==> run X: inputs <==
## brain_m
module brain_m(clk, rst, distance, mode, start, E, color, OE, shape);
	input clk, rst, mode, start, E;
	input [6:0] distance;
	output color, OE;
	output [4:0] shape;
	wire [99:0] W1;
	wire W2, W3, W8, W13, W14, 
		  W15, W16, W17, W18, W19, 
		  W20, W21, W22, W23, W24, 
		  W25, W26, W27, W28, W29, 
		  W30, W31;
	wire [6:0] W4, W5;
	wire [11:0] W6, W51, W52, W53, 
					W54, W55, W56, W57, 
					W58, W59, W60, W61, 
					W62, W63, W64, W65, 
					W66, W67, W68, W69, 
					W11, W12;
	wire [4:0] W7, W32, W33, W34, W35, 
				  W36, W37, W38, W39, W40, 
				  W41, W42, W43, W44, W45, 
				  W46, W47, W48, W49, W50, 
				  W9, W10;
	sensory_neuron s1(clk, rst, distance, 7'b0000010, start, W1[0]);
	sensory_neuron s2(clk, rst, distance, 7'b0000011, start, W1[1]);
	sensory_neuron s3(clk, rst, distance, 7'b0000100, start, W1[2]);
	sensory_neuron s4(clk, rst, distance, 7'b0000101, start, W1[3]);
	sensory_neuron s5(clk, rst, distance, 7'b0000110, start, W1[4]);
	sensory_neuron s6(clk, rst, distance, 7'b0000111, start, W1[5]);
	sensory_neuron s7(clk, rst, distance, 7'b0001000, start, W1[6]);
	sensory_neuron s8(clk, rst, distance, 7'b0001001, start, W1[7]);
  ...
Settings: LEC_CHECK=0, CAP_MARGIN=20, CELL_PAD_IN_SITES_GLOBAL_PLACEMENT=0, CORE_MARGIN=2, CORE_UTILIZATION=72, CTS_CLUSTER_DIAMETER=390, PLACE_DENSITY_LB_ADDON=0.0, SETUP_SLACK_MARGIN=1.07, SLEW_MARGIN=5, TNS_END_PERCENT=5; clock period 3.71 ns.
run.sh (not shown) runs the stock make flow with config.mk's settings and CLKGATE_MAP_FILE=.
==> run R (differences from run X) <==
- HOLD_SLACK_MARGIN: not set -> 0.28
- SETUP_SLACK_MARGIN: 1.07 -> 1.3
- SLEW_MARGIN: 5 -> 25
- TNS_END_PERCENT: 5 -> not set
==> flow/constraint.sdc (replaced) <==
create_clock -name core_clock -period 4.78 [get_ports {clk}]
set_input_delay 0.9560 -clock core_clock [delete_from_list [all_inputs] [get_ports {clk}]]
set_output_delay 0.9560 -clock core_clock [all_outputs]
set_load 0.01 [all_outputs]
==> impl_summary.log <==
[metrics] run summary
[metrics] length of the first detailed-routing pass in iterations: 8
[metrics] number of buffers and inverters on the critical path: 3
[metrics] Repair and plain buffers: between 200 and 250
[metrics] met1 routing resource usage after global routing: 47.6%
[metrics] total vias in the final route: 84800
[metrics] cell area reported after detailed placement: about 110000 um2
[metrics] Cell Chain, Critical Path: clkbuf_16 > clkbuf_16 > mux4_2 > mux4_2 > mux2i_4 > o221ai_2 > buf_2
[metrics] met2 usage: 60.0%
[metrics] Flop area: around 56000 um2
[metrics] worst min-delay path startpoint: rst
[metrics] status: timing/DRC/antenna clean
[metrics] pre-CTS worst setup slack: roughly 520 ps
[metrics] Max FO, Critical Path: 5
[metrics] filler cell count: between 8000 and 9000
[metrics] worst clock skew: about 57 ps
[metrics] fraction of area in multi-input gates: around two fifths
[metrics] critical path depth in cells: 7
[metrics] end-of-flow core utilization: 80.7%
# the run above: run R

==> impl_summary.log <==
[metrics] run summary
[metrics] status: complete, but fails checks
[metrics] Failing Checks: setup timing
[metrics] pre-CTS worst setup slack: 53.1 ps
[metrics] minimum setup slack in the final design: -713 ps
[metrics] number of buffers and inverters on the critical path: 4
[metrics] total vias in the final route: 86700
[metrics] filler cell count: between 8000 and 9000
[metrics] Cell Chain, Critical Path: buf_8 > buf_12 > buf_4 > mux4_2 > mux4_2 > mux2i_1 > o221ai_2 > buf_2
[metrics] Final Setup Violations: 10
[metrics] met1 routing resource usage after global routing: between 40% and 50%
[metrics] Max FO, Critical Path: 4
[metrics] fraction of area in multi-input gates: 40.2%
[metrics] length of the first detailed-routing pass in iterations: 7
[metrics] critical path depth in cells: 8
# the run above: run X


========
==> nickel: inputs <==
brain_m again, from the RTL that the note above started with.
export LEC_CHECK = 0
export ABC_AREA = 1
export CAP_MARGIN = 20
export CORE_ASPECT_RATIO = 1.27
export CORE_MARGIN = 2
export CORE_UTILIZATION = 31
export CTS_CLUSTER_DIAMETER = 163
export GPL_ROUTABILITY_DRIVEN = 0
export PLACE_DENSITY_LB_ADDON = 0.21
export SETUP_SLACK_MARGIN = 1.57
export SLEW_MARGIN = 20
create_clock -name core_clock -period 7.75 [get_ports {clk}]
==> harbor (differences from nickel) <==
==> flow/config.mk (replaced) <==
export PLATFORM = sky130hd
export DESIGN_NAME = brain_m
export DESIGN_NICKNAME = brain_m
export VERILOG_FILES = /design/flow/design.v
export SDC_FILE = /design/flow/constraint.sdc
export NUM_CORES = 4
export LEC_CHECK = 0
export ABC_AREA = 1
export CAP_MARGIN = 25
export CORE_MARGIN = 2
export CORE_UTILIZATION = 15
export CTS_CLUSTER_DIAMETER = 108
export HOLD_SLACK_MARGIN = 0.19
export MIN_ROUTING_LAYER = met1
export SLEW_MARGIN = 20
export TNS_END_PERCENT = 95
==> flow/constraint.sdc (replaced) <==
create_clock -name core_clock -period 11.3 [get_ports {clk}]
set_input_delay 2.2600 -clock core_clock [delete_from_list [all_inputs] [get_ports {clk}]]
set_output_delay 2.2600 -clock core_clock [all_outputs]
set_load 0.01 [all_outputs]
==> comparison table <==
quantity                                                                              nickel                   harbor
Top layer in use                                                                        met4                     met5
Outcome                                                              complete, no violations  complete, no violations
Switching Power                                                                    0.00728 W                0.00483 W
Maximum number of pins on one net before global-route repair                             233                      221
Signed area change from the synthesized netlist to the final layout                    12.6%                    17.8%
WL met2                                                                            153000 um                131000 um
Std-Cell Rows                                                                            243                      310
Highest net fanout along the worst path                                                   62                       64
Minimum setup slack among reg-to-reg paths                                           2660 ps                  6260 ps
Core region area                                                                 345000 um^2              713000 um^2
Remaining max-slew budget at the tightest pin                                          0.233                    0.278
Total non-filler cell area in the finished layout                                121000 um^2              126000 um^2
Number of global-route vias before repair                                              84400                    85000
Area of the multi-input gates                                                     43700 um^2               43700 um^2
No activity file was given, so power comes from the tool's default toggle rates.
